==> flow/design.v <==
module Bicubic (
    input CLK,
    input RST,
    input enable,
    input [7:0] input_data,
    output logic [13:0] iaddr,
    output logic ird,
    output logic we,
    output logic [13:0] waddr,
    output logic [7:0] output_data,
    input [6:0] V0,
    input [6:0] H0,
    input [4:0] SW,
    input [4:0] SH,
    input [5:0] TW,
    input [5:0] TH,
    output logic DONE
);
parameter  IDLE=5'd0,PRE_PROCESS=5'd1,DELTA_X=5'd2,DELTA_Y=5'd3,IN16=5'd4,
           JUDGE=5'd5,Y0_ST=5'd6,Y1_ST=5'd7,Y2_ST=5'd8,Y3_ST=5'd9,X_ST=5'd10,
           Y_ST=5'd11,WRITE=5'd12,IN4=5'd13,DONE_ST=5'd14;
reg [4:0] state,next_state,cnt;
reg [6:0] q_x, q_y;
reg [7:0] win [0:15],inter [0:3],out_reg,cal_p_n1,cal_p_0,cal_p_1,
          cal_p_2,cal_result;
reg [17:0] cal_x_fp;
reg [18:0] p_x_delta, p_y_delta;
reg [24:0] p_x, p_y;        
wire x_match, y_match;
wire [24:0] x_add_delta, y_add_delta;
wire x_match_write, y_match_write;
wire x_jump_IN4;
wire [5:0] div_a=(state==DELTA_X)?SW-'d1:SH-'d1;        
wire [23:0] div_a_temp=div_a << 18;         
wire [5:0] div_b=(state==DELTA_X)?TW-'d1:TH-'d1;
wire [23:0] div_result=div_a_temp / div_b; 
assign DONE=state==DONE_ST;
assign ird='b1;
always @(posedge CLK or posedge RST) begin
    if (RST) begin
        state<=IDLE;
        cnt<=5'd0;  
    end
    else begin
        state<=next_state;
        cnt<=(state!=next_state)?5'd0:cnt+5'd1;
    end
end
always @(*) begin
    case (state)
        IDLE:next_state=(enable)?PRE_PROCESS:IDLE;
        PRE_PROCESS:next_state=DELTA_X;
        DELTA_X:next_state=(cnt==5'd5)?DELTA_Y:DELTA_X;
        DELTA_Y:next_state=(cnt==5'd5)?IN16:DELTA_Y;
        IN16:next_state=(cnt==5'd16)?JUDGE:IN16 ;         
        JUDGE:next_state=(x_match && y_match)?WRITE:(y_match)?Y_ST:(x_match)?X_ST:Y0_ST;
        Y0_ST:next_state=Y1_ST;       
        Y1_ST:next_state=Y2_ST;       
        Y2_ST:next_state=Y3_ST;       
        Y3_ST:next_state=X_ST;        
        X_ST:next_state=WRITE;        
        Y_ST:next_state=WRITE;        
        WRITE:next_state=(q_y==TH-1'd1 && q_x==TW-1'd1)?DONE_ST:(q_x==TW-1'd1)?IN16:(x_jump_IN4)?IN4:JUDGE;
        IN4:next_state=(cnt==5'd4)?JUDGE:IN4;         
        DONE_ST:next_state=IDLE;
        default:next_state=IDLE;
    endcase
end 
always @(*) begin
    case (state)
        Y0_ST:begin
            cal_x_fp=p_x[17:0];
            cal_p_n1=win[0];   
            cal_p_0=win[1];  
            cal_p_1=win[2];  
            cal_p_2=win[3];  
        end 
        Y1_ST:begin
            cal_x_fp=p_x[17:0];
            cal_p_n1=win[4];   
            cal_p_0=win[5];  
            cal_p_1=win[6];  
            cal_p_2=win[7];  
        end 
        Y2_ST:begin
            cal_x_fp=p_x[17:0];
            cal_p_n1=win[8];   
            cal_p_0=win[9];  
            cal_p_1=win[10];  
            cal_p_2=win[11];  
        end 
        Y3_ST:begin
            cal_x_fp=p_x[17:0];
            cal_p_n1=win[12];   
            cal_p_0=win[13];  
            cal_p_1=win[14];  
            cal_p_2=win[15];  
        end 
        X_ST:begin
            cal_x_fp=p_y[17:0];
            cal_p_n1=inter[0];  
            cal_p_0=inter[1];
            cal_p_1=inter[2];
            cal_p_2=inter[3];
        end 
        Y_ST:begin
            cal_x_fp=p_x[17:0];
            cal_p_n1=inter[0];  
            cal_p_0=inter[1];
            cal_p_1=inter[2];
            cal_p_2=inter[3];
        end 
        default:begin
            cal_x_fp=p_x[17:0];
            cal_p_n1=18'd0;
            cal_p_0=18'd0;
            cal_p_1=18'd0;
            cal_p_2=18'd0;
        end 
    endcase
end
always @(*) begin
    case (state)
        IN16:begin
            we=1'b0;
            output_data=8'd0;
            waddr=14'd0;
            case (cnt)
               5'd0:iaddr=(((p_x[24:18]-2'd1)<<6)+((p_x[24:18]-2'd1)<<5)+((p_x[24:18]-2'd1)<<2))+((p_y[24:18]-2'd1));
               5'd1:iaddr=(((p_x[24:18]-2'd0)<<6)+((p_x[24:18]-2'd0)<<5)+((p_x[24:18]-2'd0)<<2))+((p_y[24:18]-2'd1));
               5'd2:iaddr=(((p_x[24:18]+2'd1)<<6)+((p_x[24:18]+2'd1)<<5)+((p_x[24:18]+2'd1)<<2))+((p_y[24:18]-2'd1));
               5'd3:iaddr=(((p_x[24:18]+2'd2)<<6)+((p_x[24:18]+2'd2)<<5)+((p_x[24:18]+2'd2)<<2))+((p_y[24:18]-2'd1));
               5'd4:iaddr=(((p_x[24:18]-2'd1)<<6)+((p_x[24:18]-2'd1)<<5)+((p_x[24:18]-2'd1)<<2))+((p_y[24:18]+2'd0));
               5'd5:iaddr=(((p_x[24:18]-2'd0)<<6)+((p_x[24:18]-2'd0)<<5)+((p_x[24:18]-2'd0)<<2))+((p_y[24:18]+2'd0));
               5'd6:iaddr=(((p_x[24:18]+2'd1)<<6)+((p_x[24:18]+2'd1)<<5)+((p_x[24:18]+2'd1)<<2))+((p_y[24:18]+2'd0));
               5'd7:iaddr=(((p_x[24:18]+2'd2)<<6)+((p_x[24:18]+2'd2)<<5)+((p_x[24:18]+2'd2)<<2))+((p_y[24:18]+2'd0));
               5'd8:iaddr=(((p_x[24:18]-2'd1)<<6)+((p_x[24:18]-2'd1)<<5)+((p_x[24:18]-2'd1)<<2))+((p_y[24:18]+2'd1));
               5'd9:iaddr=(((p_x[24:18]-2'd0)<<6)+((p_x[24:18]-2'd0)<<5)+((p_x[24:18]-2'd0)<<2))+((p_y[24:18]+2'd1));
               5'd10:iaddr=(((p_x[24:18]+2'd1)<<6)+((p_x[24:18]+2'd1)<<5)+((p_x[24:18]+2'd1)<<2))+((p_y[24:18]+2'd1));
               5'd11:iaddr=(((p_x[24:18]+2'd2)<<6)+((p_x[24:18]+2'd2)<<5)+((p_x[24:18]+2'd2)<<2))+((p_y[24:18]+2'd1));
               5'd12:iaddr=(((p_x[24:18]-2'd1)<<6)+((p_x[24:18]-2'd1)<<5)+((p_x[24:18]-2'd1)<<2))+((p_y[24:18]+2'd2));
               5'd13:iaddr=(((p_x[24:18]-2'd0)<<6)+((p_x[24:18]-2'd0)<<5)+((p_x[24:18]-2'd0)<<2))+((p_y[24:18]+2'd2));
               5'd14:iaddr=(((p_x[24:18]+2'd1)<<6)+((p_x[24:18]+2'd1)<<5)+((p_x[24:18]+2'd1)<<2))+((p_y[24:18]+2'd2));
               5'd15:iaddr=(((p_x[24:18]+2'd2)<<6)+((p_x[24:18]+2'd2)<<5)+((p_x[24:18]+2'd2)<<2))+((p_y[24:18]+2'd2));
               default:iaddr=14'd0;
            endcase
        end
        IN4:begin
            we=1'b0;
            output_data=8'd0;
            waddr=14'd0;
            case (cnt)
               5'd0:iaddr=(((p_x[24:18]+2'd2)<<6)+((p_x[24:18]+2'd2)<<5)+((p_x[24:18]+2'd2)<<2))+((p_y[24:18]-2'd1));
               5'd1:iaddr=(((p_x[24:18]+2'd2)<<6)+((p_x[24:18]+2'd2)<<5)+((p_x[24:18]+2'd2)<<2))+((p_y[24:18]+2'd0));
               5'd2:iaddr=(((p_x[24:18]+2'd2)<<6)+((p_x[24:18]+2'd2)<<5)+((p_x[24:18]+2'd2)<<2))+((p_y[24:18]+2'd1));
               5'd3:iaddr=(((p_x[24:18]+2'd2)<<6)+((p_x[24:18]+2'd2)<<5)+((p_x[24:18]+2'd2)<<2))+((p_y[24:18]+2'd2));
                default:iaddr=14'd0;
            endcase
        end
        WRITE:begin
            iaddr=14'd0;
            we=1'b1;
            output_data=out_reg;
            waddr=q_x+q_y*TW;
        end
        default:begin
            output_data=8'd0;
            we=1'b0;
            iaddr=14'd0;
            waddr=14'd0;
        end 
    endcase
end
wire signed [12:0] a, b, c, d;   
assign a=- $signed({1'b0,cal_p_n1})+$signed({1'b0,cal_p_0})+$signed({1'b0,cal_p_0,1'b0}) - $signed({1'b0,cal_p_1}) - $signed({1'b0,cal_p_1,1'b0})+$signed({1'b0,cal_p_2});
assign b=$signed({1'b0,cal_p_n1,1'b0}) - $signed({1'b0,cal_p_0}) - $signed({1'b0,cal_p_0,2'b0})+$signed({1'b0,cal_p_1,2'b0}) - $signed({1'b0,cal_p_2});
assign c=- $signed({1'b0,cal_p_n1})+$signed({1'b0,cal_p_1});
assign d=$signed({1'b0,cal_p_0,1'b0});
wire [17:0] x3, x2, x1;      
wire [35:0] x2_temp,x3_temp;
assign x1=cal_x_fp;
assign x2_temp=x1 * cal_x_fp;
assign x2=x2_temp[35:18];
assign x3_temp=x2 * cal_x_fp;
assign x3=x3_temp[35:18];
wire signed [32:0] result_ext, ax, bx, cx, dx;     
assign ax=$signed(a) * $signed({1'b0,x3});
assign bx=$signed(b) * $signed({1'b0,x2});
assign cx=$signed(c) * $signed({1'b0,x1});
assign dx=$signed({d,18'd0});
assign result_ext=$signed(ax)+$signed(bx)+$signed(cx)+$signed(dx);
assign cal_result=(result_ext[32])?8'd0:(result_ext[32:18] >= 15'd511)?8'd255:result_ext[26:19]+result_ext[18];   
assign x_match=(p_x[17:13]==5'd0)||(p_x[17:13]==5'b11111);
assign y_match=(p_y[17:13]==5'd0)||(p_y[17:13]==5'b11111);
assign x_add_delta=p_x+p_x_delta;
assign y_add_delta=p_y+p_y_delta;
assign x_match_write=(x_add_delta[17:13]==5'd0)|| (x_add_delta[17:13]==5'b11111);
assign y_match_write=(y_add_delta[17:13]==5'd0)||(y_add_delta[17:13]==5'b11111);
assign x_jump_IN4=x_match_write||(x_add_delta[24:18] > p_x[24:18]);
integer i1;
always @(posedge CLK or posedge RST) begin
    if (RST) begin
        for (i1=0; i1<16; i1=i1+1) begin
            win[i1]<=8'd0;
        end
        for (i1=0; i1<4; i1=i1+1) begin
            inter[i1]<=8'd0;
        end
        out_reg<=8'd0;
        p_x_delta<=19'd0;
        p_y_delta<=19'd0;
        p_x<=25'd0;
        p_y<=25'd0;
        q_x<=25'd0;
        q_y<=25'd0;
    end
    else begin
        case (state)
            PRE_PROCESS:begin
                p_x<={H0,18'd0};
                p_y<={V0,18'd0};
                q_x<=7'd0;
                q_y<=7'd0;
            end
            DELTA_X:p_x_delta<=div_result;
            DELTA_Y:p_y_delta<=div_result;
            IN16:begin
                case (cnt)
                   5'd1:win[00]<=input_data;
                   5'd2:win[01]<=input_data;
                   5'd3:win[02]<=input_data;
                   5'd4:win[03]<=input_data;
                   5'd5:win[04]<=input_data;
                   5'd6:win[05]<=input_data;
                   5'd7:win[06]<=input_data;
                   5'd8:win[07]<=input_data;
                   5'd9:win[08]<=input_data;
                   5'd10:win[09]<=input_data;
                   5'd11:win[10]<=input_data;
                   5'd12:win[11]<=input_data;
                   5'd13:win[12]<=input_data;
                   5'd14:win[13]<=input_data;
                   5'd15:win[14]<=input_data;
                   5'd16:win[15]<=input_data;
                endcase
            end 
            JUDGE:begin
                if (next_state==WRITE) begin
                    out_reg<=win[5];
                end
                if(next_state==Y_ST) begin
                    inter[0]<=win[4];
                    inter[1]<=win[5];
                    inter[2]<=win[6];
                    inter[3]<=win[7];
                end
                else if(next_state==X_ST) begin
                    inter[0]<=win[1];
                    inter[1]<=win[5];
                    inter[2]<=win[9];
                    inter[3]<=win[13];
                end
            end
            Y0_ST:inter[0]<=cal_result;    
            Y1_ST:inter[1]<=cal_result;
            Y2_ST:inter[2]<=cal_result;
            Y3_ST:inter[3]<=cal_result;
            X_ST:out_reg<=cal_result;
            Y_ST: out_reg<=cal_result;
            WRITE:begin
                if (q_x==(TW-'d1)) begin
                    p_x<={H0,{18'd0}};
                    q_x<='d0;
                    if (y_match_write) begin
                        p_y[24:18]<=y_add_delta[24:18]+y_add_delta[17];
                        p_y[17:0]<=25'd0;                           
                    end
                    else begin
                        p_y<=y_add_delta;
                    end
                    q_y<=q_y+'d1;
                end
                else if (x_jump_IN4) begin
                    if (x_match_write) begin
                        p_x[24:18]<=x_add_delta[24:18]+x_add_delta[17];
                        p_x[17:0]<=25'd0;                           
                    end
                    else begin
                        p_x<=x_add_delta;
                    end
                    q_x<=q_x +'d1;
                end
                else begin
                    p_x<=x_add_delta;
                    q_x<=q_x +'d1;
                end
                if (x_jump_IN4) begin
                    win[00]<=win [01];
                    win[01]<=win [02];
                    win[02]<=win [03];
                    win[04]<=win [05];
                    win[05]<=win [06];
                    win[06]<=win [07];
                    win[08]<=win [09];
                    win[09]<=win [10];
                    win[10]<=win [11];
                    win[12]<=win [13];
                    win[13]<=win [14];
                    win[14]<=win [15];
                end
            end
            IN4:begin
                case (cnt)
                   5'd1:win[03]<=input_data;     
                   5'd2:win[07]<=input_data;
                   5'd3:win[11]<=input_data;
                   5'd4:win[15]<=input_data;
                endcase
            end
        endcase
    end
end
endmodule
==> flow/run.sh <==
#!/bin/bash
# the make line also repeats each setting of config.mk as NAME=value (left out here)
make -C /OpenROAD-flow-scripts/flow DESIGN_CONFIG=/design/flow/config.mk WORK_HOME=/design/flow/orfs CLKGATE_MAP_FILE= finish
==> flow/config.mk <==
export PLATFORM = sky130hd
export DESIGN_NAME = Bicubic
export DESIGN_NICKNAME = Bicubic
export VERILOG_FILES = /design/flow/design.v
export SDC_FILE = /design/flow/constraint.sdc
export NUM_CORES = 4
export LEC_CHECK = 0
export ABC_AREA = 1
export CAP_MARGIN = 20
export CORE_MARGIN = 2
export CORE_UTILIZATION = 58
export SLEW_MARGIN = 20
==> flow/constraint.sdc <==
create_clock -name core_clock -period 47.3 [get_ports {CLK}]
set_input_delay 9.4600 -clock core_clock [delete_from_list [all_inputs] [get_ports {CLK}]]
set_output_delay 9.4600 -clock core_clock [all_outputs]
set_load 0.01 [all_outputs]
==> flow_summary_export.csv, run 1 <==
group,metric,value,unit
clock_network,path_clk_slew,0.07,ns
critical_path,worstPathMaxFanout,17,
critical_path,worstPathRequired,47.80,ns
critical_path,crit_path_start,"SW[0]",
synthesis,synth_warnings,4,
clock_network,cts_tree,"done",
timing,min_period,44.22,ns
timing,worst_pin_slew,1.15,ns
critical_path,endpoint,"p_y_delta[0]$_DFFE_PP0N_",
critical_path,ff2ff_setup_slack,10.77,ns
drt,wl_met1,103000,um
synthesis,syn-num-nets,12698,
synthesis,top_cell_area_share,30.6,%
critical_path,cp.depth,262,
critical_path,r2r_cells,263,
synthesis,ys_ff,279,
drt,topRoutingLayerUsed,"met5",
drt,wl_met2,120000,um
die,die_h,375,um
die,rows,136,
hold_path,min_from,"win[15][3]$_DFFE_PP0P_",
synthesis,synthAdderAreaFrac,43.3,%
timing,relSlewSlack,23.2,%
die,fp_util,58.3,%
synthesis,top_logic_kind,"adder cells",
layout,final_cells,12531,
drt,dr_wl_met3,18600,um
critical_path,r2r-end,"p_y_delta[0]$_DFFE_PP0N_",
die,die_width,375,um
synthesis,synthFlopType,"dfrtp_1",
layout,nFillCells,12671,
hold_path,holdPathEnd,"win[15][3]$_DFFE_PP0P_",
timing,maxSlewViolCount,0,
hold_path,min_path_type,"flip-flop to flip-flop",
hold_path,hold_depth,2,
synthesis,xor_share,3.80,%
synthesis,async_reset_ff_share,100,%
synthesis,yosys_area,79800,um2
timing,tns,0,ns
timing,finalCritPeriodShare,93.5,%
die,die_area,141000,um2
grt,grt_max_degree,98,
drt,num_vias,70854,
synthesis,aoi_share,9.75,%
critical_path,crit_type,"input pin to flip-flop",
synthesis,ys_sh_mux,0.238,%
die,ios,86,
grt,track_usage,36.3,%
clock_network,htreeDepth,1,
timing,fmax,22.6,MHz
placement,port_buffers,84,
run,warnings,59,
clock_network,numClockSinks,279,
drt,antenna_left,0,
synthesis,edf_count,0,
placement,hpwlAfterDp,202000,um
clock_network,root_buffer,"clkbuf_16",
drt,drt-initial-drc-count,5376,
placement,dpl.cell_count,12432,
timing,timing.final.hold_violations,0,
drt,totalWireLength,252000,um
critical_path,worst-path-buf-inv,48,
critical_path,r2r-start,"state[3]$_DFF_PP0_",
critical_path,slowest_delay,0.40,ns
synthesis,syn_area,79800,um2
synthesis,top_cell,"inv_1",
timing,finClkSkew,0.0230,ns
run,cap_violations,0,
drt,firstDrtPassIters,8,
synthesis,topCellsByArea,"fa_1 31%, ha_1 13%, inv_1 11%, nand2_1 9.1%, dfrtp_1 8.7%",
critical_path,arrival,44.71,ns
die,core,137000,um2
timing,setup-violations-final,0,
critical_path,cp_slowest_cell,"clkdlybuf4s50_1",
placement,place_ws,-0.440,ns
synthesis,common_cells,"2,398 x inv_1, 1,931 x nand2_1, 1,220 x fa_1, 1,035 x nor2_1, 814 x ha_1",
synthesis,yosys-stat-cells,10617,
layout,num-nets-final,12793,
clock_network,clockBufferDepth,3,
synthesis,synth.distinct_cells,84,
critical_path,cp_common_cell,"nand2_1",
critical_path,crit_path_start_kind,"input pin",
grt,grt_pass1_wl,400000,um
critical_path,cp_top_family,"simple AND/OR/NAND/NOR gates",
drt,post-route-drc-count,0,
drt,wire_per_inst,20.1,um
drt,via_per_inst,5.65,
synthesis,synthCells,10617,
critical_path,end_kind,"flip-flop",
synthesis,ys_sh_simple,20.7,%
clock_network,worstSkewPairLatency,0.61,ns
layout,logic_area,62800,um2
clock_network,holdBufCountCts,0,
timing,final.setup.worst_slack,3.08,ns
grt,first_global_vias,72287,
grt,antenna_found_initial,5,
layout,area_growth,7.14,%
synthesis,syn_avg_cell_area,7.52,um2
synthesis,ys_seq_share,8.74,%
outcome,status,"no timing/DRC/antenna violations",
layout,seqCellArea,6980,um2
grt,grt_overflow,0,
synthesis,yosys.area.top_type,"fa_1",
placement,routabilityCongestion,0.989,
clock_network,cts_buffers,31,
-- stage by stage --
stage / area, um2 / hold slack [ns] / utilization [%]
2_1_floorplan: 79800 / 0.453 / -
3_3_place_gp: 83600 / 0.466 / 61.0
3_5_place_dp: 83600 / 0.473 / 61.1
4_1_cts: 84700 / 0.489 / 61.8
5_1_grt: 85500 / 0.512 / 62.4
6_report: 85500 / 0.489 / 62.4
-- cell type report --
class	count	area share, %
antenna	1	0.00293
sequential	279	8.16
tap	1794	2.62
clock inverter	20	0.291
clock buffer	37	0.980
timing repair buffer	389	3.69
multi-input combinational	7555	73.4
inverter	2456	10.8
-- metal layers --
layer,global-route usage [%],up-vias
met1,47.9,34825
met4,12.2,8
met3,4.33,530
li1,-,32820
met5,0.172,-
met2,61.9,2671
-- what timing repair did --
| action | in CTS | in global routing |
|---|---|---|
| resized | 0 | 157 |
| setup buffers | 0 | 39 |
| endpoints found under the setup margin | 0 | 6 |
| hold endpoints to repair | 0 | 0 |
==> inputs of run 2 (changes only) <==
ABC_AREA = default   (was 1)
CORE_UTILIZATION = 40   (was 58)
SETUP_SLACK_MARGIN = 1.56   (was default)
clock period = 57.8 ns   (was 47.3 ns; I/O delays follow)
==> run 2 against run 1 <==
Against the previous run: routed wire length down 1.3%; largest cell class unchanged; sequential share of layout area down 0.22 points; count of clock-buffer cells in the layout down 4; critical path depth down 23; still clean; core utilization down 18 points; register-to-register slack better by 2.2 ns; highest routed layer unchanged; final area up 2.7%; via count down 5.3%; non-clock buffer count up 119; global-route usage down 12 points.
==> flow_summary_export.csv, run 2 <==
group,metric,value,unit
clock_network,cts_buffers,27,
layout,final_cells,12289,
timing,maxSlewViolCount,0,
die,die_h,449,um
grt,grt_overflow,0,
hold_path,hold_depth,1,
hold_path,min_path_type,"flip-flop to flip-flop",
critical_path,arrival,54.84,ns
timing,final.setup.worst_slack,3.38,ns
die,core,197000,um2
critical_path,ff2ff_setup_slack,13.01,ns
critical_path,cp.depth,239,
critical_path,cp_slowest_cell,"or4_4",
layout,nFillCells,19378,
placement,routabilityCongestion,0.929,
synthesis,synthCells,9459,
clock_network,cts_tree,"done",
critical_path,worst-path-buf-inv,10,
critical_path,crit_path_start_kind,"input pin",
synthesis,xor_share,5.08,%
synthesis,ys_sh_mux,2.53,%
synthesis,edf_count,0,
drt,num_vias,67076,
synthesis,synth_warnings,4,
clock_network,path_clk_slew,0.07,ns
critical_path,crit_path_start,"TH[1]",
clock_network,root_buffer,"clkbuf_16",
grt,first_global_vias,69795,
critical_path,worstPathMaxFanout,7,
synthesis,yosys.area.top_type,"fa_1",
drt,post-route-drc-count,0,
grt,grt_pass1_wl,391000,um
synthesis,synthFlopType,"dfrtp_1",
timing,tns,0,ns
layout,area_growth,11.1,%
timing,rsz0062_at_grt,"yes",
synthesis,ys_ff,279,
timing,finalCritPeriodShare,94.2,%
critical_path,r2r-end,"p_x_delta[0]$_DFFE_PP0P_",
clock_network,worstSkewPairLatency,0.60,ns
clock_network,clockBufferDepth,3,
layout,utilization,44.6,%
timing,timing.final.hold_violations,0,
placement,port_buffers,84,
drt,wire_per_inst,20.2,um
critical_path,end_kind,"flip-flop",
critical_path,worstPathRequired,58.22,ns
run,warnings,62,
drt,antenna_left,0,
synthesis,syn_avg_cell_area,8.36,um2
die,die_area,201000,um2
clock_network,holdBufCountCts,0,
timing,fin_hold_ws,0.490,ns
drt,firstDrtPassIters,6,
clock_network,htreeDepth,1,
critical_path,slowest_delay,0.58,ns
synthesis,synthAdderAreaFrac,43.8,%
placement,dpl.cell_count,12113,
timing,worst_pin_slew,1.12,ns
critical_path,cp_top_family,"AND-OR/OR-AND gates",
critical_path,endpoint,"p_x_delta[0]$_DFFE_PP0P_",
synthesis,top_cell_area_share,30.9,%
placement,hpwlAfterDp,197000,um
synthesis,synth.distinct_cells,125,
synthesis,topCellsByArea,"fa_1 31%, ha_1 13%, dfrtp_1 8.8%, inv_1 7.7%, nand2_1 5.3%",
run,cap_violations,0,
timing,setup-violations-final,0,
timing,relSlewSlack,25.5,%
drt,drt-initial-drc-count,4615,
synthesis,aoi_share,13.8,%
synthesis,async_reset_ff_share,100,%
synthesis,top_cell,"inv_1",
hold_path,holdPathEnd,"q_x[4]$_DFFE_PP0P_",
placement,place_ws,0.617,ns
synthesis,common_cells,"1,624 x inv_1, 1,220 x fa_1, 1,112 x nand2_1, 814 x ha_1, 808 x nor2_1",
timing,min_period,54.42,ns
synthesis,yosys_area,79100,um2
die,die_width,449,um
synthesis,ys_seq_share,8.83,%
grt,track_usage,24.3,%
drt,totalWireLength,249000,um
synthesis,yosys-stat-cells,9459,
hold_path,min_from,"q_x[4]$_DFFE_PP0P_",
grt,antenna_found_initial,9,
die,rows,163,
clock_network,numClockSinks,279,
grt,grt_max_degree,117,
critical_path,cp_common_cell,"a21oi_2",
outcome,status,"no timing/DRC/antenna violations",
layout,num-nets-final,11704,
synthesis,syn-num-nets,11540,
synthesis,ys_sh_simple,16.4,%
timing,fmax,18.4,MHz
critical_path,r2r-start,"state[3]$_DFF_PP0_",
die,fp_util,40.2,%
die,ios,86,
critical_path,r2r_cells,240,
critical_path,crit_type,"input pin to flip-flop",
synthesis,top_logic_kind,"adder cells",
timing,finClkSkew,0.0317,ns
synthesis,syn_area,79100,um2
drt,via_per_inst,5.46,
run 2: per-layer routing:
metal | routed length [um] | vias to the layer above | track usage (%)
met5 | 13 | - | 0
met4 | 10500 | 2 | 9.21
met3 | 11900 | 443 | 1.78
met2 | 123000 | 1979 | 42.7
met1 | 104000 | 33704 | 31.1
li1 | - | 30948 | -
run 2: cell type report:
class | count | area, um2 | area share, %
timing repair buffer | 508 | 4110 | 4.68
sequential | 279 | 6980 | 7.95
inverter | 1632 | 6140 | 6.99
multi-input combinational | 7175 | 66400 | 75.6
clock buffer | 33 | 708 | 0.806
antenna | 6 | 15.0 | 0.0171
tap | 2640 | 3300 | 3.76
clock inverter | 16 | 199 | 0.226
run 2: metrics by stage:
stage               cell area [um2]
detailed placement            85000
CTS                           86000
global placement              85000
global route                  87900
floorplan                     79900
finish                        87900
run 2: timing repair:
item	CTS	global route
setup endpoints to repair	2	4
gates cloned	0	0
pin swaps	6	152
buffers inserted	5	116
resized	14	206
==> inputs of run 3 (changes only) <==
SETUP_SLACK_MARGIN = default   (was 1.56)
==> run 3 against run 2 <==
Against the previous run: largest cell class unchanged; register-to-register slack worse by 0.89 ns; via count up 0.61%; fmax down 1.9%; routed wire length down 0.79%; clock skew down 0.019 ns; sequential share of layout area up 0.10 points; die area unchanged; count of clock-buffer cells in the layout up 4; critical path depth up 7; setup slack worse by 1.1 ns.
==> flow_summary_export.csv, run 3 <==
group,metric,value,unit
layout,nFillCells,19432,
critical_path,worst-path-buf-inv,17,
critical_path,endpoint,"p_x_delta[0]$_DFFE_PP0P_",
placement,routabilityCongestion,0.939,
critical_path,crit_path_start,"TW[0]",
timing,relSlewSlack,9.49,%
synthesis,top_cell,"inv_1",
timing,finalCritPeriodShare,96.0,%
synthesis,synth_warnings,4,
synthesis,ys_sh_mux,2.53,%
synthesis,topCellsByArea,"fa_1 31%, ha_1 13%, dfrtp_1 8.8%, inv_1 7.7%, nand2_1 5.3%",
critical_path,crit_type,"input pin to flip-flop",
synthesis,aoi_share,13.8,%
clock_network,root_buffer,"clkbuf_16",
critical_path,slowest_delay,0.57,ns
drt,via_per_inst,5.51,
critical_path,cp_slowest_cell,"or4_4",
synthesis,synthFlopType,"dfrtp_1",
clock_network,htreeDepth,1,
drt,totalWireLength,247000,um
run,warnings,60,
grt,antenna_found_initial,6,
synthesis,yosys.area.top_type,"fa_1",
hold_path,min_from,"p_x_delta[15]$_DFFE_PP0P_",
timing,timing.final.hold_violations,0,
synthesis,syn_avg_cell_area,8.36,um2
critical_path,r2r_cells,247,
timing,fmax,18.0,MHz
layout,num-nets-final,11668,
timing,worst_pin_slew,1.35,ns
synthesis,edf_count,0,
clock_network,path_clk_slew,0.07,ns
critical_path,worstPathRequired,58.22,ns
critical_path,r2r-end,"p_x_delta[0]$_DFFE_PP0P_",
synthesis,yosys_area,79100,um2
clock_network,numClockSinks,279,
timing,min_period,55.50,ns
drt,firstDrtPassIters,6,
drt,wire_per_inst,20.2,um
placement,post_dp_cell_area,85000,um2
layout,design_area,86800,um2
critical_path,cp_common_cell,"a21oi_2",
drt,num_vias,67484,
layout,area_growth,9.72,%
die,ios,86,
synthesis,syn_area,79100,um2
clock_network,cts_tree,"done",
run,cap_violations,0,
timing,maxSlewViolCount,0,
synthesis,ys_ff,279,
critical_path,cp_top_family,"AND-OR/OR-AND gates",
die,core,197000,um2
drt,antenna_left,0,
timing,setup-violations-final,0,
synthesis,syn-num-nets,11540,
die,die_width,449,um
clock_network,clockBufferDepth,3,
die,fp_util,40.2,%
grt,first_global_vias,70320,
synthesis,yosys-stat-cells,9459,
outcome,status,"no timing/DRC/antenna violations",
critical_path,end_kind,"flip-flop",
drt,drt-initial-drc-count,4983,
grt,grt_pass1_wl,394000,um
synthesis,async_reset_ff_share,100,%
critical_path,crit_path_start_kind,"input pin",
die,die_h,449,um
hold_path,holdPathEnd,"p_x_delta[15]$_DFFE_PP0P_",
synthesis,ys_sh_simple,16.4,%
synthesis,synthCells,9459,
drt,post-route-drc-count,0,
grt,track_usage,24.5,%
timing,fin_hold_ws,0.493,ns
hold_path,hold_depth,2,
layout,final_cells,12251,
synthesis,synth.distinct_cells,125,
timing,tns,0,ns
placement,port_buffers,84,
timing,finClkSkew,0.0128,ns
placement,dpl.cell_count,12152,
critical_path,arrival,55.92,ns
synthesis,common_cells,"1,624 x inv_1, 1,220 x fa_1, 1,112 x nand2_1, 814 x ha_1, 808 x nor2_1",
synthesis,synthAdderAreaFrac,43.8,%
critical_path,ff2ff_setup_slack,12.12,ns
synthesis,top_logic_kind,"adder cells",
synthesis,ys_seq_share,8.83,%
placement,hpwlAfterDp,197000,um
die,die_area,201000,um2
clock_network,worstSkewPairLatency,0.58,ns
grt,grt_overflow,0,
synthesis,top_cell_area_share,30.9,%
critical_path,worstPathMaxFanout,8,
clock_network,cts_buffers,26,
synthesis,xor_share,5.08,%
critical_path,cp.depth,246,
hold_path,min_path_type,"flip-flop to flip-flop",
grt,grt_max_degree,101,
die,rows,163,
critical_path,r2r-start,"state[3]$_DFF_PP0_",
==> run 3: timing repair <==
item / CTS / global route
hold buffers: 0 / 0
gates resized: 0 / 127
buffers inserted: 0 / 47
endpoints found under the setup margin: 0 / 4
==> run 3: metal layers <==
layer / part of all wire [%] / track usage, % / vias up
li1: - / - / 30900
met1: 42 / 31.7 / 33874
met2: 49 / 42.7 / 2233
met3: 5.5 / 1.94 / 471
met4: 4.1 / 8.67 / 6
met5: 0.015 / 0 / -
==> run 3: through the flow <==
step,worst slack [ns],util (%)
2_1_floorplan,0.0376,-
3_3_place_gp,1.16,43.2
3_5_place_dp,0.474,43.2
4_1_cts,0.807,43.6
5_1_grt,-0.433,44.1
6_report,2.30,44.1
==> run 3: layout make-up <==
type	count	area (um2)	area share, %
multi-input cells	7175	65700	75.7
flip-flops and latches	279	6980	8.05
inverters	1632	6140	7.07
repair buffers	473	3780	4.36
well taps	2640	3300	3.81
clock buffers	37	773	0.891
clock inverters	10	96.3	0.111
diodes	5	12.5	0.0144
==> inputs of run 4 (changes only) <==
CAP_MARGIN = 30   (was 20)
CELL_PAD_IN_SITES_DETAIL_PLACEMENT = 2   (was default)
CORE_ASPECT_RATIO = 0.58   (was default)
CORE_MARGIN = 8   (was 2)
CORE_UTILIZATION = 55   (was 40)
CTS_CLUSTER_DIAMETER = 335   (was default)
CTS_CLUSTER_SIZE = 71   (was default)
GPL_TIMING_DRIVEN = 0   (was default)
MAX_ROUTING_LAYER = met4   (was default)
PLACE_DENSITY = 0.55   (was default)
SETUP_SLACK_MARGIN = 5.0   (was default)
clock period = 54.7 ns   (was 57.8 ns; I/O delays follow)
==> run 4 against run 3 <==
Against the previous run: the flow now stops in detailed placement (3_5_place_dp); die area shrank 22%; synthesized cell count is the same; area after synthesis is the same.
==> flow_summary_export.csv, run 4 <==
group,metric,value,unit
outcome,status,"aborted with a tool error",
outcome,stop_stage,"detailed placement (3_5_place_dp)",
outcome,firstError,"[ERROR DPL-0033] detailed placement checks failed during check placement.",
synthesis,synthFlopType,"dfrtp_1",
die,ios,86,
synthesis,aoi_share,13.8,%
synthesis,top_cell_area_share,30.9,%
synthesis,synth_warnings,4,
synthesis,synth.distinct_cells,125,
synthesis,ys_sh_simple,16.4,%
synthesis,synthAdderAreaFrac,43.8,%
synthesis,ys_sh_mux,2.53,%
synthesis,top_logic_kind,"adder cells",
synthesis,syn-num-nets,11540,
synthesis,syn_avg_cell_area,8.36,um2
synthesis,yosys-stat-cells,9459,
synthesis,edf_count,0,
placement,port_buffers,82,
die,fp_util,55.1,%
synthesis,syn_area,79100,um2
synthesis,topCellsByArea,"fa_1 31%, ha_1 13%, dfrtp_1 8.8%, inv_1 7.7%, nand2_1 5.3%",
synthesis,ys_ff,279,
synthesis,yosys.area.top_type,"fa_1",
synthesis,async_reset_ff_share,100,%
die,rows,106,
synthesis,ys_seq_share,8.83,%
placement,routabilityCongestion,1.07,
die,core,143000,um2
die,die_area,157000,um2
synthesis,synthCells,9459,
synthesis,xor_share,5.08,%
synthesis,yosys_area,79100,um2
die,die_h,305,um
synthesis,top_cell,"inv_1",
synthesis,common_cells,"1,624 x inv_1, 1,220 x fa_1, 1,112 x nand2_1, 814 x ha_1, 808 x nor2_1",
die,die_width,514,um
==> run 4: per-stage QoR <==
step	cells	hold slack (ns)	setup slack [ns]	setup TNS, ns	cell area (um2)
2_1_floorplan	9459	0.446	-1.14	-2.27	79900
3_3_place_gp	11485	0.470	-10.22	-56.45	83100
==> inputs of run 5 (changes only) <==
ABC_AREA = 1   (was default)
CAP_MARGIN = 20   (was 30)
CELL_PAD_IN_SITES_DETAIL_PLACEMENT = default   (was 2)
CORE_ASPECT_RATIO = default   (was 0.58)
CORE_MARGIN = 2   (was 8)
CORE_UTILIZATION = 72   (was 55)
CTS_CLUSTER_DIAMETER = default   (was 335)
CTS_CLUSTER_SIZE = default   (was 71)
GPL_TIMING_DRIVEN = default   (was 0)
PLACE_DENSITY = default   (was 0.55)
PLACE_DENSITY_LB_ADDON = 0.01   (was default)
SETUP_SLACK_MARGIN = default   (was 5.0)
clock period = 37.0 ns   (was 54.7 ns; I/O delays follow)
==> run 5 against run 4 <==
Against the previous run: die area is 27% lower; area after synthesis grew 0.98%; the run fails in global routing (5_1_grt); synthesized cell count is 12% higher.
==> flow_summary_export.csv, run 5 <==
group,metric,value,unit
placement,hpwlAfterDp,224000,um
synthesis,ys_seq_share,8.74,%
synthesis,common_cells,"2,398 x inv_1, 1,931 x nand2_1, 1,220 x fa_1, 1,035 x nor2_1, 814 x ha_1",
synthesis,syn_avg_cell_area,7.52,um2
clock_network,clockBufferDepth,3,
synthesis,top_cell,"inv_1",
synthesis,ys_ff,279,
synthesis,yosys.area.top_type,"fa_1",
clock_network,holdBufCountCts,0,
synthesis,topCellsByArea,"fa_1 31%, ha_1 13%, inv_1 11%, nand2_1 9.1%, dfrtp_1 8.7%",
die,fp_util,72.3,%
synthesis,synthCells,10617,
die,core,110000,um2
placement,port_buffers,84,
synthesis,aoi_share,9.75,%
synthesis,yosys_area,79800,um2
clock_network,htreeDepth,1,
die,die_width,337,um
synthesis,synth_warnings,4,
synthesis,yosys-stat-cells,10617,
synthesis,xor_share,3.80,%
placement,place_ws,-4.35,ns
synthesis,ys_sh_mux,0.238,%
clock_network,root_buffer,"clkbuf_16",
placement,routabilityCongestion,1.04,
synthesis,synthFlopType,"dfrtp_1",
synthesis,syn_area,79800,um2
outcome,stop_stage,"global routing (5_1_grt)",
placement,dpl.cell_count,12852,
clock_network,cts_buffers,29,
die,rows,122,
synthesis,top_cell_area_share,30.6,%
die,die_area,114000,um2
synthesis,synth.distinct_cells,84,
clock_network,numClockSinks,279,
outcome,status,"aborted with a tool error",
die,ios,86,
die,die_h,337,um
synthesis,synthAdderAreaFrac,43.3,%
synthesis,edf_count,0,
synthesis,async_reset_ff_share,100,%
synthesis,top_logic_kind,"adder cells",
synthesis,syn-num-nets,12698,
synthesis,ys_sh_simple,20.7,%
## run 5: stage by stage
step / instance area [um2] / setup TNS (ns) / hold slack, ns
CTS: 92500 / -5.75 / 0.492
detailed placement: 89200 / -19.53 / 0.475
floorplan: 80400 / -20.34 / 0.453
global placement: 89200 / -11.82 / 0.468
## run 5: repair_timing
| item | CTS |
|---|---|
| setup endpoints to repair | 6 |
| pin swaps | 204 |
| setup buffers | 202 |
| gates resized | 213 |
| gates cloned | 2 |
==> inputs of run 6 (changes only) <==
ABC_AREA = default   (was 1)
CAP_MARGIN = 0   (was 20)
CORE_ASPECT_RATIO = 0.58   (was default)
CORE_UTILIZATION = 27   (was 72)
CTS_CLUSTER_SIZE = 74   (was default)
GPL_TIMING_DRIVEN = 0   (was default)
MAX_ROUTING_LAYER = default   (was met4)
PLACE_DENSITY = 0.83   (was default)
PLACE_DENSITY_LB_ADDON = default   (was 0.01)
SETUP_SLACK_MARGIN = -2.0   (was default)
clock period = 78.2 ns   (was 37.0 ns; I/O delays follow)
==> run 6 against run 5 <==
Against the previous run: now clean on timing, DRC and antenna; area after synthesis is 0.97% lower; die area went up to 2.6 times the previous value; synthesized cell count is 11% lower.
==> flow_summary_export.csv, run 6 <==
group,metric,value,unit
synthesis,synth.distinct_cells,125,
critical_path,r2r_cells,263,
placement,port_buffers,82,
clock_network,worstSkewPairLatency,0.60,ns
synthesis,edf_count,0,
critical_path,worstPathRequired,78.61,ns
timing,timing.final.hold_violations,0,
die,core,292000,um2
clock_network,root_buffer,"clkbuf_16",
drt,drt-initial-drc-count,9500,
hold_path,min_path_type,"flip-flop to flip-flop",
critical_path,arrival,76.60,ns
grt,grt_overflow,0,
critical_path,end_kind,"flip-flop",
clock_network,holdBufCountCts,0,
synthesis,syn-num-nets,11540,
timing,setup-violations-final,0,
drt,antenna_left,0,
synthesis,yosys_area,79100,um2
critical_path,r2r-start,"state[0]$_DFF_PP0_",
clock_network,cts_buffers,27,
layout,utilization,29.8,%
timing,relSlewSlack,6.37,%
critical_path,slowest_delay,0.59,ns
placement,hpwlAfterDp,258000,um
layout,seqCellArea,6980,um2
drt,via_per_inst,5.30,
synthesis,ys_sh_mux,2.53,%
timing,final.setup.worst_slack,2.01,ns
synthesis,synthFlopType,"dfrtp_1",
timing,finalCritPeriodShare,97.4,%
critical_path,worst-path-buf-inv,30,
timing,fmax,13.1,MHz
synthesis,top_cell_area_share,30.9,%
placement,place_ws,-4.42,ns
clock_network,numClockSinks,279,
outcome,status,"no timing/DRC/antenna violations",
timing,min_period,76.19,ns
synthesis,topCellsByArea,"fa_1 31%, ha_1 13%, dfrtp_1 8.8%, inv_1 7.7%, nand2_1 5.3%",
critical_path,r2r-end,"p_y_delta[0]$_DFFE_PP0N_",
layout,nFillCells,30678,
critical_path,crit_path_start,"TW[0]",
synthesis,yosys.area.top_type,"fa_1",
die,die_h,416,um
die,die_area,297000,um2
critical_path,ff2ff_setup_slack,16.62,ns
drt,firstDrtPassIters,10,
critical_path,cp_common_cell,"o21ai_0",
timing,finClkSkew,0.0303,ns
die,fp_util,27.1,%
critical_path,crit_path_start_kind,"input pin",
synthesis,top_cell,"inv_1",
synthesis,synthAdderAreaFrac,43.8,%
synthesis,common_cells,"1,624 x inv_1, 1,220 x fa_1, 1,112 x nand2_1, 814 x ha_1, 808 x nor2_1",
grt,first_global_vias,68666,
clock_network,cts_tree,"done",
hold_path,holdPathEnd,"p_x_delta[12]$_DFFE_PP0P_",
layout,logic_area,65100,um2
critical_path,endpoint,"p_y_delta[0]$_DFFE_PP0N_",
die,ios,86,
synthesis,xor_share,5.08,%
grt,grt_max_degree,101,
timing,maxSlewViolCount,0,
die,die_width,715,um
synthesis,synth_warnings,4,
drt,num_vias,71782,
clock_network,clockBufferDepth,3,
run,warnings,60,
synthesis,ys_ff,279,
placement,routabilityCongestion,1.07,
drt,totalWireLength,305000,um
drt,post-route-drc-count,0,
clock_network,path_clk_slew,0.07,ns
critical_path,crit_type,"input pin to flip-flop",
synthesis,syn_avg_cell_area,8.36,um2
layout,num-nets-final,11681,
run,cap_violations,0,
grt,grt_pass1_wl,451000,um
synthesis,top_logic_kind,"adder cells",
clock_network,htreeDepth,1,
synthesis,syn_area,79100,um2
critical_path,cp_slowest_cell,"or4_1",
synthesis,aoi_share,13.8,%
synthesis,synthCells,9459,
grt,antenna_found_initial,14,
hold_path,min_from,"p_x_delta[12]$_DFFE_PP0P_",
drt,wire_per_inst,22.6,um
critical_path,cp_top_family,"AND-OR/OR-AND gates",
grt,track_usage,20.0,%
critical_path,worstPathMaxFanout,28,
timing,worst_pin_slew,1.40,ns
die,rows,151,
synthesis,ys_seq_share,8.83,%
critical_path,cp.depth,264,
hold_path,hold_depth,2,
layout,area_growth,9.88,%
synthesis,yosys-stat-cells,9459,
synthesis,ys_sh_simple,16.4,%
synthesis,async_reset_ff_share,100,%
run 6: final cells by class:
type,instances,share of cell area (%)
diodes,17,0.0490
plain buffers,367,1.69
clock buffers,35,0.858
clock inverters,15,0.238
inverters,1632,7.06
multi-input cells,7175,75.0
flip-flops and latches,279,8.04
well taps,3901,5.62
repair buffers,118,1.49
run 6: stage by stage:
step | hold WS [ns] | setup TNS, ns | cell area (um2) | instances
6_report | 0.503 | 0 | 86900 | 13539
5_1_grt | 0.529 | -4.68 | 86800 | 13525
4_1_cts | 0.498 | -4.39 | 86600 | 13519
3_5_place_dp | 0.482 | -14.49 | 85700 | 13471
3_3_place_gp | 0.471 | -9.14 | 84800 | 13442
2_1_floorplan | 0.446 | 0 | 79100 | 9459
run 6: routing by layer:
metal	GRT usage, %	up-vias	part of all wire, %
met2	24.4	5050	35
met1	29.5	35379	43
met3	11.6	389	20
li1	-	30952	-
met5	1.30	-	0.21
met4	3.56	12	2.0
run 6: what timing repair did:
item,4_1_cts,5_1_grt
endpoints found under the setup margin,4,6
buffers inserted,0,7
pin swaps,0,3
resized,8,43
==> inputs of run 7 (changes only) <==
CORE_UTILIZATION = 58   (was 27)
CTS_CLUSTER_SIZE = 29   (was 74)
GPL_TIMING_DRIVEN = 1   (was 0)
PLACE_DENSITY = 0.55   (was 0.83)
SETUP_SLACK_MARGIN = 5.0   (was -2.0)
clock period = 37.5 ns   (was 78.2 ns; I/O delays follow)
==> run 7 against run 6 <==
Against the previous run: the layout now fails its checks (negative setup slack); core utilization increased by 40 points; area after synthesis unchanged; cell count decreased by 8.0%; first-iteration DRC count decreased by 14%; final area increased by 8.9%; critical path type unchanged; critical endpoint unchanged.
==> flow_summary_export.csv, run 7 <==
group,metric,value,unit
outcome,status,"failed layout checks",
outcome,failed_checks,"negative setup slack",
critical_path,arrival,50.10,ns
grt,grt_overflow,0,
clock_network,clockBufferDepth,3,
timing,relSlewSlack,20.0,%
clock_network,path_clk_slew,0.07,ns
synthesis,edf_count,0,
drt,drt-initial-drc-count,8209,
placement,place_ws,-14.07,ns
hold_path,holdPathEnd,"inter[0][2]$_DFFE_PP0P_",
critical_path,crit_path_start,"TH[1]",
timing,timing.final.hold_violations,0,
hold_path,hold_depth,2,
placement,routabilityCongestion,1.00,
placement,dpl.cell_count,12164,
timing,final.setup.worst_slack,-12.16,ns
critical_path,r2r-start,"state[0]$_DFF_PP0_",
die,rows,103,
clock_network,numClockSinks,279,
die,core,136000,um2
synthesis,yosys-stat-cells,9459,
timing,min_period,49.66,ns
synthesis,xor_share,5.08,%
grt,antenna_found_initial,7,
timing,maxSlewViolCount,0,
critical_path,crit_type,"input pin to flip-flop",
drt,post-route-drc-count,0,
synthesis,aoi_share,13.8,%
critical_path,cp_slowest_cell,"or4_4",
grt,grt_max_degree,82,
synthesis,ys_sh_simple,16.4,%
hold_path,min_from,"inter[0][2]$_DFFE_PP0P_",
layout,final_cells,12461,
timing,tns,-88.56,ns
synthesis,synthFlopType,"dfrtp_1",
die,fp_util,58.3,%
timing,fmax,20.1,MHz
critical_path,ff2ff_setup_slack,-5.91,ns
layout,nFillCells,10990,
placement,hpwlAfterDp,226000,um
clock_network,cts_tree,"done",
timing,finClkSkew,0.0330,ns
critical_path,r2r-end,"p_y_delta[0]$_DFFE_PP0N_",
synthesis,yosys_area,79100,um2
die,die_width,489,um
timing,finalCritPeriodShare,132,%
critical_path,endpoint,"p_y_delta[0]$_DFFE_PP0N_",
critical_path,worstPathMaxFanout,5,
critical_path,cp_common_cell,"a21oi_2",
synthesis,syn-num-nets,11540,
layout,area_growth,19.6,%
critical_path,worstPathRequired,37.94,ns
die,die_area,139000,um2
critical_path,worst-path-buf-inv,28,
drt,firstDrtPassIters,6,
hold_path,min_path_type,"flip-flop to flip-flop",
die,ios,86,
synthesis,top_cell_area_share,30.9,%
synthesis,synth.distinct_cells,125,
die,die_h,285,um
critical_path,crit_path_start_kind,"input pin",
placement,post_dp_cell_area,90500,um2
clock_network,holdBufCountCts,0,
placement,port_buffers,84,
synthesis,ys_ff,279,
drt,antenna_left,0,
synthesis,syn_avg_cell_area,8.36,um2
clock_network,htreeDepth,1,
synthesis,syn_area,79100,um2
synthesis,async_reset_ff_share,100,%
grt,track_usage,40.6,%
grt,grt_pass1_wl,436000,um
drt,via_per_inst,5.95,
critical_path,cp_top_family,"AND-OR/OR-AND gates",
synthesis,ys_seq_share,8.83,%
synthesis,synth_warnings,4,
critical_path,slowest_delay,0.57,ns
timing,worst_pin_slew,1.20,ns
run,warnings,62,
timing,rsz0062_at_grt,"yes",
layout,design_area,94600,um2
synthesis,yosys.area.top_type,"fa_1",
critical_path,end_kind,"flip-flop",
synthesis,common_cells,"1,624 x inv_1, 1,220 x fa_1, 1,112 x nand2_1, 814 x ha_1, 808 x nor2_1",
clock_network,cts_buffers,26,
layout,num-nets-final,12686,
synthesis,top_cell,"inv_1",
synthesis,top_logic_kind,"adder cells",
synthesis,synthAdderAreaFrac,43.8,%
critical_path,r2r_cells,248,
critical_path,cp.depth,247,
drt,wire_per_inst,22.8,um
grt,first_global_vias,73767,
synthesis,ys_sh_mux,2.53,%
timing,setup-violations-final,12,
drt,num_vias,74165,
clock_network,root_buffer,"clkbuf_16",
clock_network,worstSkewPairLatency,0.61,ns
run,cap_violations,0,
drt,totalWireLength,284000,um
synthesis,topCellsByArea,"fa_1 31%, ha_1 13%, dfrtp_1 8.8%, inv_1 7.7%, nand2_1 5.3%",
synthesis,synthCells,9459,
-- run 7: final cells by class --
type	instances	area, um2	area share [%]
Antenna cell	1	2.50	0.00265
Clock buffer	35	744	0.787
Clock inverter	11	115	0.122
Inverter	1632	6160	6.51
Multi-Input combinational cell	7175	66700	70.5
Sequential cell	279	6980	7.38
Tap cell	1837	2300	2.43
Timing Repair Buffer	1491	11600	12.2
-- run 7: timing repair --
action,CTS,global route
gates cloned,0,0
endpoints found under the setup margin,18,60
pin swaps,140,115
setup buffers,180,70
resized,198,122
-- run 7: metrics by stage --
stage,hold slack [ns],util (%)
final,0.493,69.7
after global routing,0.510,69.7
after floorplan,0.446,-
after detailed placement,0.474,66.7
after CTS,0.490,68.8
after global placement,0.470,66.7
-- run 7: routing by layer --
metal	global-route usage [%]	vias to the layer above	routed length, um
met5	0.169	-	32
met4	6.54	2	5670
met3	17.4	461	47000
met2	53.2	4504	107000
met1	62.1	36279	125000
li1	-	32919	-
==> inputs of run 8 (changes only) <==
ABC_AREA = 1   (was default)
CAP_MARGIN = 20   (was 0)
CELL_PAD_IN_SITES_DETAIL_PLACEMENT = 1   (was default)
CORE_ASPECT_RATIO = default   (was 0.58)
CORE_MARGIN = 5   (was 2)
CORE_UTILIZATION = 40   (was 58)
CTS_CLUSTER_SIZE = 40   (was 29)
GPL_ROUTABILITY_DRIVEN = 1   (was default)
HOLD_SLACK_MARGIN = 0.16   (was default)
MIN_ROUTING_LAYER = met2   (was default)
PLACE_DENSITY = default   (was 0.55)
SETUP_SLACK_MARGIN = -2.0   (was 5.0)
SLEW_MARGIN = 30   (was 20)
clock period = 96.1 ns   (was 37.5 ns; I/O delays follow)
==> run 8 against run 7 <==
Against the previous run: now clean on timing, DRC and antenna; global-route usage grew 2.3 points; register-to-register slack gained 54 ns; area after synthesis grew 0.98%; final area shrank 9.9%; first-iteration DRC count grew 130%; routed wire length grew 7.5%; sequential cell count is the same; via count grew 33%; count of clock-buffer cells in the layout grew 9; worst hold slack lost 0.0030 ns; highest routed layer unchanged.
==> flow_summary_export.csv, run 8 <==
group,metric,value,unit
synthesis,common_cells,"2,398 x inv_1, 1,931 x nand2_1, 1,220 x fa_1, 1,035 x nor2_1, 814 x ha_1",
synthesis,synthCells,10617,
timing,timing.final.hold_violations,0,
clock_network,numClockSinks,279,
clock_network,path_clk_slew,0.06,ns
critical_path,r2r_cells,261,
die,die_width,457,um
drt,num_vias,98775,
placement,place_ws,30.18,ns
synthesis,synth_warnings,4,
synthesis,syn_avg_cell_area,7.52,um2
synthesis,topCellsByArea,"fa_1 31%, ha_1 13%, inv_1 11%, nand2_1 9.1%, dfrtp_1 8.7%",
synthesis,yosys-stat-cells,10617,
critical_path,worstPathRequired,96.57,ns
timing,finalCritPeriodShare,69.1,%
critical_path,worstPathMaxFanout,28,
synthesis,syn-num-nets,12698,
drt,antenna_left,0,
critical_path,crit_path_start,"TW[0]",
critical_path,crit_path_start_kind,"input pin",
critical_path,cp_slowest_cell,"clkdlybuf4s50_1",
grt,grt_pass1_wl,469000,um
placement,post_dp_cell_area,83900,um2
drt,drt-initial-drc-count,19007,
grt,grt_max_degree,150,
drt,totalWireLength,306000,um
layout,final_cells,13294,
synthesis,top_cell_area_share,30.6,%
die,die_h,457,um
synthesis,syn_area,79800,um2
die,rows,164,
critical_path,endpoint,"p_x_delta[0]$_DFFE_PP0P_",
synthesis,ys_sh_simple,20.7,%
clock_network,cts_setup_buffers,0,
clock_network,cts_buffers,34,
timing,maxSlewViolCount,0,
drt,wire_per_inst,23.0,um
critical_path,cp.depth,262,
clock_network,htreeDepth,2,
timing,rsz0062_at_grt,"no",
clock_network,cts-resized-gates,0,
critical_path,r2r-start,"state[3]$_DFF_PP0_",
hold_path,hold_depth,2,
die,fp_util,40.1,%
critical_path,cp_top_family,"simple AND/OR/NAND/NOR gates",
hold_path,min_path_type,"flip-flop to flip-flop",
synthesis,yosys.area.top_type,"fa_1",
synthesis,synthFlopType,"dfrtp_1",
synthesis,top_cell,"inv_1",
timing,tns,0,ns
die,die_area,209000,um2
layout,num-nets-final,12637,
critical_path,end_kind,"flip-flop",
layout,area_growth,6.75,%
timing,min_period,66.42,ns
drt,post-route-drc-count,0,
placement,routabilityCongestion,1.03,
clock_network,cts_tree,"done",
layout,design_area,85200,um2
timing,setup-violations-final,0,
placement,hpwlAfterDp,241000,um
placement,dpl.cell_count,13176,
run,cap_violations,0,
grt,antenna_found_initial,15,
timing,final.setup.worst_slack,29.68,ns
critical_path,ff2ff_setup_slack,47.90,ns
synthesis,ys_sh_mux,0.238,%
critical_path,cp_common_cell,"nand2_1",
synthesis,edf_count,0,
clock_network,root_buffer,"clkbuf_16",
critical_path,worst-path-buf-inv,40,
run,warnings,70,
synthesis,yosys_area,79800,um2
critical_path,slowest_delay,0.75,ns
drt,via_per_inst,7.43,
critical_path,arrival,66.89,ns
critical_path,crit_type,"input pin to flip-flop",
synthesis,synth.distinct_cells,84,
die,ios,86,
synthesis,synthAdderAreaFrac,43.3,%
die,core,199000,um2
outcome,status,"no timing/DRC/antenna violations",
clock_network,clockBufferDepth,3,
synthesis,async_reset_ff_share,100,%
hold_path,min_from,"win[15][7]$_DFFE_PP0P_",
synthesis,top_logic_kind,"adder cells",
timing,worst_pin_slew,1.11,ns
grt,track_usage,42.9,%
clock_network,worstSkewPairLatency,0.62,ns
drt,firstDrtPassIters,20,
synthesis,xor_share,3.80,%
grt,first_global_vias,115429,
critical_path,r2r-end,"p_x_delta[0]$_DFFE_PP0P_",
grt,grt_overflow,0,
synthesis,ys_seq_share,8.74,%
timing,finClkSkew,0.0481,ns
clock_network,holdBufCountCts,0,
hold_path,holdPathEnd,"win[15][7]$_DFFE_PP0P_",
synthesis,ys_ff,279,
timing,fmax,15.1,MHz
timing,relSlewSlack,25.7,%
placement,port_buffers,84,
synthesis,aoi_share,9.75,%
run 8: per-layer routing:
metal | vias to the layer above | global-route usage [%] | part of all wire [%]
li1 | 32348 | - | -
met3 | 3664 | 55.9 | 39
met1 | 35220 | - | 0
met4 | 130 | 10.0 | 12
met5 | - | 20.6 | 1.4
met2 | 27413 | 51.0 | 48
run 8: layout make-up:
type / instances / area (um2)
fill: 24804 / 114000
multi-input combinational: 7553 / 62400
inverter: 2456 / 9240
sequential: 279 / 6980
tap: 2656 / 3320
timing repair buffer: 232 / 1960
clock buffer: 44 / 918
clock inverter: 18 / 226
antenna: 56 / 140
run 8: metrics by stage:
stage	hold WS, ns	util (%)
global route	0.533	42.7
floorplan	0.453	-
CTS	0.490	42.7
finish	0.490	42.8
detailed placement	0.474	42.1
global placement	0.469	42.1
==> inputs of run 9 (changes only) <==
ABC_AREA = default   (was 1)
CELL_PAD_IN_SITES_DETAIL_PLACEMENT = default   (was 1)
CORE_MARGIN = 2   (was 5)
CORE_UTILIZATION = 22   (was 40)
CTS_CLUSTER_SIZE = default   (was 40)
GPL_ROUTABILITY_DRIVEN = default   (was 1)
GPL_TIMING_DRIVEN = default   (was 1)
HOLD_SLACK_MARGIN = default   (was 0.16)
MIN_ROUTING_LAYER = default   (was met2)
SETUP_SLACK_MARGIN = default   (was -2.0)
SLEW_MARGIN = 20   (was 30)
clock period = 57.8 ns   (was 96.1 ns; I/O delays follow)
==> run 9 against run 8 <==
Against the previous run: still clean; setup slack lost 28 ns; sequential cell count did not move; final area is 5.2% higher; register-to-register slack worse by 36 ns; critical path type unchanged; critical endpoint is now p_y_delta[0]$_DFFE_PP0N_.
==> flow_summary_export.csv, run 9 <==
group,metric,value,unit
outcome,status,"no timing/DRC/antenna violations",
layout,area_growth,13.4,%
run,cap_violations,0,
grt,track_usage,13.8,%
timing,min_period,55.75,ns
clock_network,numClockSinks,279,
timing,relSlewSlack,23.8,%
synthesis,common_cells,"1,624 x inv_1, 1,220 x fa_1, 1,112 x nand2_1, 814 x ha_1, 808 x nor2_1",
clock_network,root_buffer,"clkbuf_16",
placement,hpwlAfterDp,201000,um
critical_path,arrival,56.15,ns
clock_network,cts_tree,"done",
timing,maxSlewViolCount,0,
clock_network,path_clk_slew,0.06,ns
drt,antenna_left,0,
clock_network,clockBufferDepth,3,
drt,firstDrtPassIters,6,
drt,totalWireLength,254000,um
critical_path,crit_path_start,"TW[0]",
synthesis,ys_seq_share,8.83,%
drt,post-route-drc-count,0,
hold_path,min_from,"inter[0][1]$_DFFE_PP0P_",
synthesis,synthAdderAreaFrac,43.8,%
synthesis,ys_sh_mux,2.53,%
synthesis,top_cell,"inv_1",
synthesis,synth.distinct_cells,125,
clock_network,htreeDepth,2,
timing,setup-violations-final,0,
grt,grt_max_degree,96,
critical_path,r2r-end,"p_y_delta[0]$_DFFE_PP0N_",
timing,fmax,17.9,MHz
hold_path,hold_depth,2,
timing,worst_pin_slew,1.14,ns
drt,via_per_inst,4.66,
synthesis,synthCells,9459,
critical_path,worstPathMaxFanout,11,
layout,num-nets-final,11672,
synthesis,synth_warnings,4,
placement,dpl.cell_count,14265,
critical_path,worst-path-buf-inv,12,
synthesis,syn-num-nets,11540,
timing,tns,0,ns
clock_network,worstSkewPairLatency,0.59,ns
placement,routabilityCongestion,0.914,
critical_path,end_kind,"flip-flop",
run,warnings,57,
synthesis,topCellsByArea,"fa_1 31%, ha_1 13%, dfrtp_1 8.8%, inv_1 7.7%, nand2_1 5.3%",
drt,num_vias,67118,
grt,grt_pass1_wl,398000,um
critical_path,cp.depth,239,
die,ios,86,
critical_path,worstPathRequired,58.20,ns
die,core,358000,um2
synthesis,top_logic_kind,"adder cells",
critical_path,cp_top_family,"AND-OR/OR-AND gates",
grt,antenna_found_initial,13,
grt,first_global_vias,68337,
die,die_h,603,um
critical_path,endpoint,"p_y_delta[0]$_DFFE_PP0N_",
layout,final_cells,14390,
synthesis,edf_count,0,
critical_path,r2r_cells,240,
grt,grt_overflow,0,
critical_path,cp_common_cell,"ha_1",
synthesis,aoi_share,13.8,%
synthesis,yosys.area.top_type,"fa_1",
synthesis,syn_area,79100,um2
die,fp_util,22.1,%
timing,finClkSkew,0.0472,ns
clock_network,cts_buffers,34,
synthesis,ys_sh_simple,16.4,%
synthesis,async_reset_ff_share,100,%
timing,finalCritPeriodShare,96.5,%
synthesis,ys_ff,279,
critical_path,ff2ff_setup_slack,12.02,ns
drt,drt-initial-drc-count,4937,
synthesis,xor_share,5.08,%
synthesis,synthFlopType,"dfrtp_1",
critical_path,cp_slowest_cell,"or4_4",
hold_path,min_path_type,"flip-flop to flip-flop",
synthesis,top_cell_area_share,30.9,%
critical_path,slowest_delay,0.58,ns
synthesis,yosys_area,79100,um2
die,die_area,364000,um2
die,rows,220,
die,die_width,603,um
hold_path,holdPathEnd,"inter[0][1]$_DFFE_PP0P_",
critical_path,crit_path_start_kind,"input pin",
synthesis,syn_avg_cell_area,8.36,um2
synthesis,yosys-stat-cells,9459,
placement,port_buffers,84,
drt,wire_per_inst,17.6,um
critical_path,r2r-start,"state[3]$_DFF_PP0_",
critical_path,crit_type,"input pin to flip-flop",
timing,timing.final.hold_violations,0,
[run 9: final cells by class]
type                            instances  area (um2)
Timing Repair Buffer                  468        3730
Tap cell                             4773        5970
Clock inverter                          8         116
Antenna cell                            6        15.0
Sequential cell                       279        6980
Fill cell                           39042      269000
Inverter                             1632        6140
Multi-Input combinational cell       7176       65800
Clock buffer                           48         933
[run 9: what timing repair did]
action | in CTS | in global routing
hold buffers | 0 | 0
buffers inserted | 0 | 62
endpoints found under the setup margin | 0 | 4
endpoints found under the hold margin | 0 | 0
gates resized | 0 | 147
[run 9: per-stage QoR]
stage               util, %  hold slack (ns)  setup WS [ns]  cell area [um2]
CTS                    24.7            0.486          0.184            88600
finish                 25.0            0.489           2.05            89700
floorplan                 -            0.446         0.0376            79400
global route           25.0            0.508         -0.660            89700
global placement       24.4            0.470         0.0104            87500
detailed placement     24.4            0.471         -0.297            87500
[run 9: routing by layer]
metal	wire (um)	track usage, %	vias to the layer above
met1	107000	17.9	33671
li1	-	-	30912
met5	13	0	-
met4	8790	4.16	2
met2	123000	24.2	2132
met3	14600	1.24	401
